## lcd_top
module lcd_top(
  input clk,
  input rst,
  input PS2_CLK,
  input PS2_DATA,
  output [7:4] DB,
  output LCD_E,
  output LCD_RS,
  output LCD_RW,
  output [7:0] LED
  );
  wire busy;
  wire cmd;
  wire en;
  wire [7:0] data;
  snaptest LD1 (
    .clk(clk),
    .rst(rst),
    .busy(busy),
	 .PS2_CLK(PS2_CLK),
	 .PS2_DATA(PS2_DATA),
    .cmd(cmd),
    .en(en),
    .data(data),
	 .LED(LED)
    );
  lcd_controller LC1 (
    .clk(clk),
    .rst(rst),
    .en(en),
    .cmd(cmd),
    .data(data),
    .DB(DB),
    .LCD_E(LCD_E),
    .LCD_RS(LCD_RS),
    .LCD_RW(LCD_RW),
    .busy(busy)
    );
endmodule
Size: roughly 2900 cells after synthesis, about 19 I/O pins, about 0.027 mm^2 of cells after synthesis.
==> flow/config.mk <==
export PLATFORM = sky130hd
export DESIGN_NAME = lcd_top
export DESIGN_NICKNAME = lcd_top
export VERILOG_FILES = /design/flow/design.v
export SDC_FILE = /design/flow/constraint.sdc
export NUM_CORES = 4
export LEC_CHECK = 0
export ABC_AREA = 1
export CAP_MARGIN = 20
export CORE_ASPECT_RATIO = 1.38
export CORE_MARGIN = 2
export CORE_UTILIZATION = 72
export CTS_CLUSTER_DIAMETER = 400
export CTS_CLUSTER_SIZE = 10
export PLACE_DENSITY_LB_ADDON = 0.08
export SETUP_SLACK_MARGIN = -0.69
export SLEW_MARGIN = 40
export TNS_END_PERCENT = 15
==> flow/constraint.sdc <==
create_clock -name core_clock -period 8.19 [get_ports {clk}]
set_input_delay 1.6380 -clock core_clock [delete_from_list [all_inputs] [get_ports {clk}]]
set_output_delay 1.6380 -clock core_clock [all_outputs]
set_load 0.01 [all_outputs]
run.sh (not shown) runs the stock make flow with config.mk's settings and CLKGATE_MAP_FILE=.
==> next run, changes <==
- ABC_AREA: 1 -> not set
- CORE_ASPECT_RATIO: 1.38 -> not set
- CORE_UTILIZATION: 72 -> 70
- CTS_CLUSTER_DIAMETER: 400 -> not set
- CTS_CLUSTER_SIZE: 10 -> not set
- PLACE_DENSITY_LB_ADDON: 0.08 -> 0.01
- SETUP_SLACK_MARGIN: -0.69 -> 2.35
- SLEW_MARGIN: 40 -> 20
- TNS_END_PERCENT: 15 -> not set
The new run finished clean.
Power went up by a few percent.
Non-clock buffer count rose by 136.
Wire length increases by a quarter to a third.
Worst setup slack gets worse by 0.18 ns.
==> next run, changes <==
- ABC_AREA: not set -> 1
- CORE_ASPECT_RATIO: not set -> 1.74
- CORE_UTILIZATION: 70 -> 72
- CTS_CLUSTER_DIAMETER: not set -> 329
- CTS_CLUSTER_SIZE: not set -> 17
- GPL_TIMING_DRIVEN: not set -> 1
- HOLD_SLACK_MARGIN: not set -> 0.29
- PLACE_DENSITY_LB_ADDON: 0.01 -> 0.03
- SETUP_SLACK_MARGIN: 2.35 -> 2.02
Outcome: The changed run produced a clean layout. Power went down by 14%. Clock-buffer cell count stays the same. Register-to-register slack loses 0.47 ns. Combinational power went up by about 20%. Die size went up by 3.3%.
==> next run, changes <==
- CORE_ASPECT_RATIO: 1.74 -> not set
- CTS_CLUSTER_DIAMETER: 329 -> 400
- CTS_CLUSTER_SIZE: 17 -> not set
- GPL_TIMING_DRIVEN: 1 -> not set
- HOLD_SLACK_MARGIN: 0.29 -> not set
- PLACE_DENSITY_LB_ADDON: 0.03 -> 0.08
- SETUP_SLACK_MARGIN: 2.02 -> -0.69
Design area went down by a few percent.
Global-route usage went down by 12 points.
Routed wire length went down by a quarter to a third.
Cell count went down by a few percent.
Clock skew went down by 0.025 ns.
First-iteration DRC count went down by well over a third.
Synthesized cell count is unchanged.
Non-clock buffer count went down by 86.
Flip-flop count stays the same.
Power went up by roughly a tenth.
Clock power went up by a quarter to a third.

* * *

== the previous run ==
lcd_top again, from the RTL that the note above started with.
export LEC_CHECK = 0
export CAP_MARGIN = 20
export CORE_ASPECT_RATIO = 0.71
export CORE_MARGIN = 2
export CORE_UTILIZATION = 70
export CTS_CLUSTER_SIZE = 58
export PLACE_DENSITY_LB_ADDON = 0.0
export SETUP_SLACK_MARGIN = 2.38
export SLEW_MARGIN = 5
create_clock -name core_clock -period 8.22 [get_ports {clk}]
The previous run ended with every stage complete and zero timing, DRC or antenna violations.
Changes in the current run relative to the previous run:
Settings: CTS_CLUSTER_SIZE now 77, was 58; CORE_ASPECT_RATIO no longer set, was 0.71; SLEW_MARGIN now 20, was 5; the clock period (ns, I/O delays scaled along) now 8.39, was 8.22.
==> comparison <==
The current run vs. the previous run: met1 layer usage reported by global route went down by 4.6 points. Overall routed net length went down by a few percent going from the previous run to the current run. The more densely filled core belongs to the previous run, not the current run. The current run drops fewer vias than the previous run. The current run ends up with higher worst-margin pin slew than the previous run does. Compared to the previous run, the current run has sequential power about 2% lower. In the current run, number of antenna violations at the first check in global routing is lower than in the previous run.

* * *

lcd_top again, from the RTL that the note above started with.
// lcd_top
module lcd_top(
  input clk,
  input rst,
  input PS2_CLK,
  input PS2_DATA,
  output [7:4] DB,
  output LCD_E,
  output LCD_RS,
  output LCD_RW,
  output [7:0] LED
  );
make LEC_CHECK=0 ABC_AREA=1 CAP_MARGIN=20 CORE_MARGIN=10 CORE_UTILIZATION=37 CTS_CLUSTER_DIAMETER=329 GPL_TIMING_DRIVEN=1 HOLD_SLACK_MARGIN=0.14 MAX_ROUTING_LAYER=met4 PLACE_DENSITY_LB_ADDON=0.03 SETUP_SLACK_MARGIN=4.47 SLEW_MARGIN=20 finish   # period 19.1 ns
The baseline finished with timing, DRC and antenna clean.
Edit:
Settings changed: CORE_MARGIN 10 to 2, CORE_UTILIZATION 37 to 70, CTS_CLUSTER_DIAMETER 329 to 271, HOLD_SLACK_MARGIN 0.14 to default, MAX_ROUTING_LAYER met4 to default, SETUP_SLACK_MARGIN 4.47 to -0.44.
Clock period 19.1 ns to 7.5 ns, I/O delays scaled along.
Area after synthesis does not change.
Core utilization is higher by 35 points.
Total power is higher by 130%.
Worst setup slack degrades by 4.2 ns.
Cell count is lower by 12%.
Via count is higher by 7.3%.
Synthesized cell count is unchanged.
Sequential cell count is unchanged.
Edit:
Settings changed: CORE_UTILIZATION 70 to 72, CTS_CLUSTER_DIAMETER 271 to default, GPL_TIMING_DRIVEN 1 to default, PLACE_DENSITY_LB_ADDON 0.03 to default, SETUP_SLACK_MARGIN -0.44 to default.
Clock period 7.5 ns to 9.36 ns, I/O delays scaled along.
The new run ran to the end with no violations.
Global-route usage hardly moves.
Sequential cell count stays the same.
Synthesized area does not change.
Total power drops by 21%.
Setup slack is better by 1.1 ns.

* * *

lcd_top again, from the RTL that the note above started with.
Design lcd_top, start of the top module:
module lcd_top(
  input clk,
  input rst,
  input PS2_CLK,
  input PS2_DATA,
  output [7:4] DB,
  output LCD_E,
  output LCD_RS,
  output LCD_RW,
  output [7:0] LED
  );
Settings: LEC_CHECK=0, ABC_AREA=0, CAP_MARGIN=20, CORE_MARGIN=10, CORE_UTILIZATION=37, CTS_CLUSTER_DIAMETER=329, GPL_TIMING_DRIVEN=1, MAX_ROUTING_LAYER=met4, PLACE_DENSITY_LB_ADDON=0.03, SETUP_SLACK_MARGIN=4.47, SLEW_MARGIN=20, TNS_END_PERCENT=15; clock period 19.1 ns.
==> next run, changes <==
- ABC_AREA: 0 -> 1
- CORE_MARGIN: 10 -> 2
- CORE_UTILIZATION: 37 -> 72
- MAX_ROUTING_LAYER: met4 -> unset
- SETUP_SLACK_MARGIN: 4.47 -> 2.02
- TNS_END_PERCENT: 15 -> unset
- clock period: 19.1 -> 8.85 ns (I/O delays scaled with it)
Outcome: The new run passed the timing, DRC and antenna checks. Via count went up by 47%. Total power is higher by 110%. Utilization is higher by 40 points. Non-clock buffer count goes up by 37. Sequential share of layout area is lower by 3.3 points.
==> next run, changes <==
- ABC_AREA: 1 -> unset
- CORE_UTILIZATION: 72 -> 40
- CTS_CLUSTER_DIAMETER: 329 -> unset
- GPL_TIMING_DRIVEN: 1 -> unset
- PLACE_DENSITY_LB_ADDON: 0.03 -> unset
- SETUP_SLACK_MARGIN: 2.02 -> unset
- clock period: 8.85 -> 20.0 ns (I/O delays scaled with it)
The new run went through all stages and came out clean.
Core utilization goes down by 37 points.
Clock-buffer cell count is unchanged.
Cell count goes down by 19%.
==> next run, changes <==
- ABC_AREA: unset -> 1
- CAP_MARGIN: 20 -> 30
- CORE_ASPECT_RATIO: unset -> 0.99
- CORE_UTILIZATION: 40 -> 62
- CTS_CLUSTER_DIAMETER: unset -> 116
- CTS_CLUSTER_SIZE: unset -> 16
- GPL_ROUTABILITY_DRIVEN: unset -> 0
- GPL_TIMING_DRIVEN: unset -> 0
- MAX_ROUTING_LAYER: unset -> met4
- PLACE_DENSITY_LB_ADDON: unset -> 0.08
- TNS_END_PERCENT: unset -> 45
What happened: Via count is higher by well over a third; flip-flop count does not change; power came out lower by roughly a tenth; combinational power is higher by well over a third; synthesized cell count climbs by well over a third; setup slack gets worse by 66 ps; global-route usage rose by 14 points; cell count went up by a quarter to a third; routed wire length came out higher by about a fifth.
Power figures rest on the tool's default switching activity, not on a simulated workload.
